==> 02-18 <==
==> flow/design.v <==
`timescale 1ns/1ps
module SIMD(clk,rst,opcode,funct3,funct7,rd_data1,rd_data2,rd_data3,w_add,immed,instrc_add,wr_add,wr_data );
input clk;   
input rst;   
input [6:0] opcode;  
input [2:0] funct3;  
input [6:0] funct7;  
input [15:0] rd_data1;   
input [15:0] rd_data2;   
input [15:0] rd_data3;   
input [4:0] w_add;   
input [11:0] immed;  
output [6:0]instrc_add;
output [4:0] wr_add;     
output [15:0] wr_data;   
wire [1:0]mode;
reg [12:0]op;
wire [3:0]scr_r;
wire scr;
wire [2:0]op_r;
wire [1:0]mac_hl;
wire [15:0]sig_ex;
wire [6:0]n_instrc_add;
wire [1:0]alu_mode;
wire [12:0]alu_op;
wire alu_scr;
wire signed[15:0]source1;
wire [15:0]data2;
wire signed[15:0]source3;
wire [15:0]exsig_data;
wire signed[15:0]source2;
wire signed[7:0]source1_8_1;
wire signed[7:0]source1_8_2;
wire signed[7:0]source2_8_1;
wire signed[7:0]source2_8_2;
wire signed[7:0]source3_8_1;
wire signed[7:0]source3_8_2;
wire signed[3:0]source1_4_1;
wire signed[3:0]source1_4_2;
wire signed[3:0]source1_4_3;
wire signed[3:0]source1_4_4;
wire signed[3:0]source2_4_1;
wire signed[3:0]source2_4_2;
wire signed[3:0]source2_4_3;
wire signed[3:0]source2_4_4;
wire signed[3:0]source3_4_1;
wire signed[3:0]source3_4_2;
wire signed[3:0]source3_4_3;
wire signed[3:0]source3_4_4;
reg [15:0]result_reg;
reg [31:0]mul_reg;
reg[91:0] pip_reg;
reg [6:0] instrc_add;  
assign scr_r=opcode[3:0];
assign op_r=opcode[6:4];
assign mac_hl=funct7[1:0];
always @(posedge clk)
    begin
        if(!rst)
            instrc_add<=0;
        else
            instrc_add<=n_instrc_add;
    end
assign mode=(funct3==3'b001)? 2'b01:
            (funct3==3'b010)? 2'b10:
            (funct3==3'b100)? 2'b11:2'b00;
assign scr=(scr_r==4'b0011)? 1:0;
always @ (opcode or funct7 or mac_hl)
    begin
        case (opcode)
            7'b0111011:begin
                            case(funct7)
                                7'b0000000: op=13'b0000_0000_0000_1;  
                                7'b0100000: op=13'b0000_0000_0001_0;  
                                7'b1000001: op=13'b0000_0000_0010_0;  
                                7'b1000010: op=13'b0000_0000_0100_0;  
                                7'b0001000: op=13'b0000_0000_1000_0;  
                                7'b0010000: op=13'b0000_0001_0000_0;  
                                7'b0011000: op=13'b0000_0010_0000_0;  
                                7'b0110000: op=13'b0000_0100_0000_0;  
                                default:op=13'b0000_0000_0000_0;  
                            endcase
                        end
             7'b1001011:begin
                            case(mac_hl)
                                2'b01:op=13'b0000_1000_0000_0;  
                                2'b10:op=13'b0001_0000_0000_0;  
                                default:op=13'b0000_0000_0000_0;  
                            endcase
                        end
             7'b0100011:op=13'b0010_0000_0000_0;  
             7'b1100011:op=13'b0100_0000_0000_0;  
             7'b1010011:op=13'b1000_0000_0000_0;  
             default:op=13'b0000_0000_0000_0;  
        endcase                                   
    end
assign sig_ex={{4{immed[10]}},immed};
assign n_instrc_add=instrc_add+3'b100;
always @(posedge clk)
    begin
        if(!rst)
            pip_reg <=0;
        else
            begin
                pip_reg[1:0]<=mode;  
                pip_reg[14:2]<=op;  
                pip_reg[15]<=scr;  
                pip_reg[31:16]<= rd_data1;  
                pip_reg[47:32]<= rd_data2;  
                pip_reg[63:48]<= rd_data3;  
                pip_reg[68:64]<= w_add;  
                pip_reg[91:76]<= sig_ex; 
            end 
    end
assign alu_mode=pip_reg[1:0];
assign alu_op=pip_reg[14:2];
assign alu_scr=pip_reg[15];
assign source1=pip_reg[31:16];
assign data2=pip_reg[47:32];
assign source3=pip_reg[63:48];
assign wr_add=pip_reg[68:64];
assign exsig_data=pip_reg[91:76];
assign source2=(alu_scr==1'b0)? data2:exsig_data;
assign source1_8_1=source1[7:0];
assign source1_8_2=source1[15:8];
assign source2_8_1=source2[7:0];
assign source2_8_2=source2[15:8];
assign source3_8_1=source3[7:0];
assign source3_8_2=source3[15:8];
assign source1_4_1=source1[3:0];
assign source1_4_2=source1[7:4];
assign source1_4_3=source1[11:8];
assign source1_4_4=source1[15:12];
assign source2_4_1=source2[3:0];
assign source2_4_2=source2[7:4];
assign source2_4_3=source2[11:8];
assign source2_4_4=source2[15:12];
assign source3_4_1=source3[3:0];
assign source3_4_2=source3[7:4];
assign source3_4_3=source3[11:8];
assign source3_4_4=source3[15:12];
always @(alu_op or alu_mode or source1 or source2 or source3 or source1_8_1 or source1_8_2 or 
         source2_8_1 or source2_8_2 or source3_8_1 or source3_8_2 or source1_4_1 or source1_4_2 or
         source1_4_3 or source1_4_4 or source2_4_1 or source2_4_2 or source2_4_3 or source2_4_4 or
         source3_4_1 or source3_4_2 or source3_4_3 or source3_4_3 or source3_4_4)
    begin
        mul_reg=0;
        result_reg=0;
        case(alu_op)
           13'b0000_0000_0000_1:begin
                                    case(alu_mode)
                                        2'b01:result_reg=source1+source2;  
                                        2'b10:result_reg={source1_8_2+source2_8_2,source1_8_1+source2_8_1};  
                                        2'b11:result_reg={source1_4_4+source2_4_4,source1_4_3+source2_4_3,source1_4_2+source2_4_2,source1_4_1+source2_4_1};  
                                        default:result_reg=0;
                                    endcase
                                end
           13'b0000_0000_0001_0:begin
                                    case(alu_mode)
                                        2'b01:result_reg=source1-source2;  
                                        2'b10:result_reg={source1_8_2-source2_8_2,source1_8_1-source2_8_1};  
                                        2'b11:result_reg={source1_4_4-source2_4_4,source1_4_3-source2_4_3,source1_4_2-source2_4_2,source1_4_1-source2_4_1};  
                                        default:result_reg=0;                       
                                    endcase
                                end
           13'b0000_0000_0010_0:begin
                                    case(alu_mode)
                                        2'b01:begin
                                                mul_reg=source1*source2;  
                                                result_reg=mul_reg[15:0];  
                                              end
                                        2'b10:begin
                                                mul_reg[15:0]=source1_8_1*source2_8_1;  
                                                mul_reg[31:16]=source1_8_2*source2_8_2;
                                                result_reg={mul_reg[23:16],mul_reg[7:0]}; 
                                              end
                                        2'b11:begin
                                                mul_reg[7:0]=source1_4_1*source2_4_1;  
                                                mul_reg[15:8]=source1_4_2*source2_4_2;
                                                mul_reg[23:16]=source1_4_3*source2_4_3;
                                                mul_reg[31:24]=source1_4_4*source2_4_4;
                                                result_reg={mul_reg[27:24],mul_reg[19:16],mul_reg[11:8],mul_reg[3:0]}; 
                                              end
                                        default:begin
                                                    result_reg=0;
                                                    mul_reg=0;
                                                end
                                    endcase
                                end
           13'b0000_0000_0100_0:begin
                                    case(alu_mode)
                                        2'b01:begin 
                                                mul_reg=source1*source2;  
                                                result_reg=mul_reg[31:16];  
                                              end
                                        2'b10:begin
                                                mul_reg[15:0]=source1_8_1*source2_8_1;  
                                                mul_reg[31:16]=source1_8_2*source2_8_2;
                                                result_reg={mul_reg[31:24],mul_reg[15:8]}; 
                                              end
                                        2'b11:begin
                                                mul_reg[7:0]=source1_4_1*source2_4_1;  
                                                mul_reg[15:8]=source1_4_2*source2_4_2;
                                                mul_reg[23:16]=source1_4_3*source2_4_3;
                                                mul_reg[31:24]=source1_4_4*source2_4_4;
                                                result_reg={mul_reg[31:28],mul_reg[23:20],mul_reg[15:12],mul_reg[7:4]}; 
                                              end
                                        default:begin
                                                    result_reg=0;
                                                    mul_reg=0;
                                                end
                                    endcase
                                end
           13'b0000_0000_1000_0:result_reg=source1&source2;  
           13'b0000_0001_0000_0:result_reg=source1|source2;  
           13'b0000_0010_0000_0:result_reg=source1^source2;  
           13'b0000_0100_0000_0:result_reg=~source1;  
           13'b0000_1000_0000_0:begin
                                    case(alu_mode)
                                        2'b01:begin
                                                mul_reg=source1*source2+{{16{1'b0}},source3};  
                                                result_reg=mul_reg[15:0];  
                                              end
                                        2'b10:begin
                                                mul_reg[15:0]=source1_8_1*source2_8_1+{{8{1'b0}},source3_8_1};  
                                                mul_reg[31:16]=source1_8_2*source2_8_2+{{8{1'b0}},source3_8_2};
                                                result_reg={mul_reg[23:16],mul_reg[7:0]}; 
                                              end
                                        2'b11:begin
                                                mul_reg[7:0]=source1_4_1*source2_4_1+{{4{1'b0}},source3_4_1};  
                                                mul_reg[15:8]=source1_4_2*source2_4_2+{{4{1'b0}},source3_4_2};
                                                mul_reg[23:16]=source1_4_3*source2_4_3+{{4{1'b0}},source3_4_3};
                                                mul_reg[31:24]=source1_4_4*source2_4_4+{{4{1'b0}},source3_4_4};
                                                result_reg={mul_reg[27:24],mul_reg[19:16],mul_reg[11:8],mul_reg[3:0]}; 
                                              end
                                        default:begin
                                                    result_reg=0;
                                                    mul_reg=0;
                                                end
                                    endcase
                                end
           13'b0001_0000_0000_0:begin
                                    case(alu_mode)
                                        2'b01:begin
                                                mul_reg=source1*source2+{{16{1'b0}},source3};  
                                                result_reg=mul_reg[31:16];  
                                              end
                                        2'b10:begin
                                                mul_reg[15:0]=source1_8_1*source2_8_1+{{8{1'b0}},source3_8_1};  
                                                mul_reg[31:16]=source1_8_2*source2_8_2+{{8{1'b0}},source3_8_2};
                                                result_reg={mul_reg[31:24],mul_reg[15:8]}; 
                                              end
                                        2'b11:begin
                                                mul_reg[7:0]=source1_4_1*source2_4_1+{{4{1'b0}},source3_4_1};  
                                                mul_reg[15:8]=source1_4_2*source2_4_2+{{4{1'b0}},source3_4_2};
                                                mul_reg[23:16]=source1_4_3*source2_4_3+{{4{1'b0}},source3_4_3};
                                                mul_reg[31:24]=source1_4_4*source2_4_4+{{4{1'b0}},source3_4_4};
                                                result_reg={mul_reg[31:28],mul_reg[23:20],mul_reg[15:12],mul_reg[7:4]}; 
                                              end
                                        default:begin
                                                    result_reg=0;
                                                    mul_reg=0;
                                                end                                    
                                    endcase
                                end
           13'b0010_0000_0000_0:result_reg=(source1<<source2);  
           13'b0100_0000_0000_0:result_reg=(source1>>source2);  
           13'b1000_0000_0000_0:result_reg=(source1<<<source2);  
           default:result_reg=0;
        endcase
    end
assign wr_data=result_reg;
endmodule
==> flow/run.sh <==
#!/bin/bash
# the make line also repeats each setting of config.mk as NAME=value (left out here)
make -C /OpenROAD-flow-scripts/flow DESIGN_CONFIG=/design/flow/config.mk WORK_HOME=/design/flow/orfs CLKGATE_MAP_FILE= finish
==> flow/config.mk <==
export PLATFORM = sky130hd
export DESIGN_NAME = SIMD
export DESIGN_NICKNAME = SIMD
export VERILOG_FILES = /design/flow/design.v
export SDC_FILE = /design/flow/constraint.sdc
export NUM_CORES = 4
export LEC_CHECK = 0
export CAP_MARGIN = 20
export CORE_MARGIN = 2
export CORE_UTILIZATION = 72
export CTS_CLUSTER_DIAMETER = 310
export CTS_CLUSTER_SIZE = 95
export PLACE_DENSITY = 0.38
export SLEW_MARGIN = 20
export TNS_END_PERCENT = 5
==> flow/constraint.sdc <==
create_clock -name core_clock -period 5.87 [get_ports {clk}]
set_input_delay 1.1740 -clock core_clock [delete_from_list [all_inputs] [get_ports {clk}]]
set_output_delay 1.1740 -clock core_clock [all_outputs]
set_load 0.01 [all_outputs]
==> inputs of 07-13, as changes to 02-18 <==
Settings changed: CORE_UTILIZATION 72 to 40, CTS_CLUSTER_DIAMETER 310 to not set, CTS_CLUSTER_SIZE 95 to not set, PLACE_DENSITY 0.38 to not set, TNS_END_PERCENT 5 to not set.
==> flow/constraint.sdc (replaced) <==
create_clock -name core_clock -period 11.3 [get_ports {clk}]
set_input_delay 2.2600 -clock core_clock [delete_from_list [all_inputs] [get_ports {clk}]]
set_output_delay 2.2600 -clock core_clock [all_outputs]
set_load 0.01 [all_outputs]
==> inputs of 05-15, as changes to 02-18 <==
Settings changed: CORE_UTILIZATION 72 to 20, CTS_CLUSTER_DIAMETER 310 to not set, CTS_CLUSTER_SIZE 95 to not set, PLACE_DENSITY 0.38 to not set, TNS_END_PERCENT 5 to not set.
==> flow/constraint.sdc (replaced) <==
create_clock -name core_clock -period 10.6 [get_ports {clk}]
set_input_delay 2.1200 -clock core_clock [delete_from_list [all_inputs] [get_ports {clk}]]
set_output_delay 2.1200 -clock core_clock [all_outputs]
set_load 0.01 [all_outputs]
==> summary of the runs <==
05-15 completed with no timing, DRC or antenna violations. 02-18 never finished: it broke off in global routing on GRT-0116. 07-13 finished clean. In 07-13 the setup slack is lower than in 05-15, by 37 ps. Sequential power: 07-13 is lower than 05-15 (5.8%). Flip-flop count is the same in 05-15 and 07-13. Between 05-15 and 07-13, the lower total power is in 07-13 (gap 14%, measured against 07-13). In 05-15 the critical path depth is higher than in 07-13, by 4. Of 05-15 and 07-13, 07-13 has the higher count of clock-buffer cells in the layout (gap 1). Against 05-15, the via count of 07-13 is lower by about 2%.
==> figures <==
metric                                                               07-13                    05-15                      02-18
Status                                             complete, no violations  complete, no violations  aborted with a tool error
Failing step                                                             -                        -             global routing
Max stage delay on crit path                                        930 ps                   510 ps                          -
Worst setup startpoint                                         pip_reg[22]              pip_reg[15]                          -
Clock buffer cells                                                      11                       10                          -
Detailed-routed wire length on met3                               12600 um                 12200 um                          -
Final routed wirelength across all metal layers                  128000 um                142000 um                          -
Buffer and inverter count on the worst path                              4                        6                          -
Final Instance Count excl. Fillers                                    5076                     6255                          -
Dpl hpwl                                                         108000 um                121000 um                  129000 um
Non-clock buffer share                                              0.0540                   0.0637                          -
Pwr/cell area                                                 95.0 nW/um^2              102 nW/um^2                          -
Flop area                                                        1720 um^2                1730 um^2                          -
Post-Place Cell Area                                            35800 um^2               37700 um^2                 41400 um^2
Flip-flop and latch share of the layout cell area                   0.0475                   0.0450                          -
Worst vdd ir                                                     0.0757 mV                0.0955 mV                          -
Max-slew violation count                                                 0                        0                          -

==> amber: inputs <==
Starts from the design.v that is shown in full above.
export LEC_CHECK = 0
export ABC_AREA = 0
export CAP_MARGIN = 10
export CORE_ASPECT_RATIO = 1.47
export CORE_MARGIN = 2
export CORE_UTILIZATION = 54
export CTS_CLUSTER_DIAMETER = 240
export GPL_ROUTABILITY_DRIVEN = 1
export GPL_TIMING_DRIVEN = 0
export PLACE_DENSITY_LB_ADDON = 0.04
export SLEW_MARGIN = 20
export TNS_END_PERCENT = 60
create_clock -name core_clock -period 10.6 [get_ports {clk}]
run.sh (not shown) runs the stock make flow with config.mk's settings and CLKGATE_MAP_FILE=.
==> xenon: changes against amber <==
ABC_AREA = not set   (was 0)
CAP_MARGIN = 20   (was 10)
CORE_ASPECT_RATIO = not set   (was 1.47)
CORE_UTILIZATION = 72   (was 54)
CTS_CLUSTER_DIAMETER = 307   (was 240)
CTS_CLUSTER_SIZE = 95   (was not set)
GPL_ROUTABILITY_DRIVEN = not set   (was 1)
GPL_TIMING_DRIVEN = not set   (was 0)
PLACE_DENSITY = 0.38   (was not set)
PLACE_DENSITY_LB_ADDON = not set   (was 0.04)
TNS_END_PERCENT = 5   (was 60)
==> flow/constraint.sdc (replaced) <==
create_clock -name core_clock -period 5.87 [get_ports {clk}]
set_input_delay 1.1740 -clock core_clock [delete_from_list [all_inputs] [get_ports {clk}]]
set_output_delay 1.1740 -clock core_clock [all_outputs]
set_load 0.01 [all_outputs]
==> ci_impl_report.md <==
### Yosys + OpenROAD results

| Metric | Value |
|---|---|
| Exit stage | 5_1_grt |
| Status | did not finish |
| Gr usage total | 91.3% |
| Pre-CTS setup slack | -4.05 ns |
| GR Util met3 | 74.1% |
| Core ar. | 0.0454 mm2 |
| Stop err | [ERROR GRT-0116] Global routing finished with congestion. Check the congestion regions in the DRC Viewer. |
| Die Width | 218 um |
Source of the figures above: xenon

==> ci_impl_report.md <==
### Flow metrics

| Metric | Value |
|---|---|
| Status | complete, but fails checks |
| Failed Checks | negative setup slack |
| Worst setup margin | -0.0209 ns |
| Die Width | 208 um |
| GR Util met3 | 13.8% |
| Core ar. | 0.0610 mm2 |
| Worst Path Required | 8.48 ns |
| Final setup fails | 3 |
| Pre-CTS setup slack | -2.98 ns |
| Switching share of power | 55.9% |
| Gr usage total | 48.5% |
Source of the figures above: amber

Power and IR drop assume default switching activity.
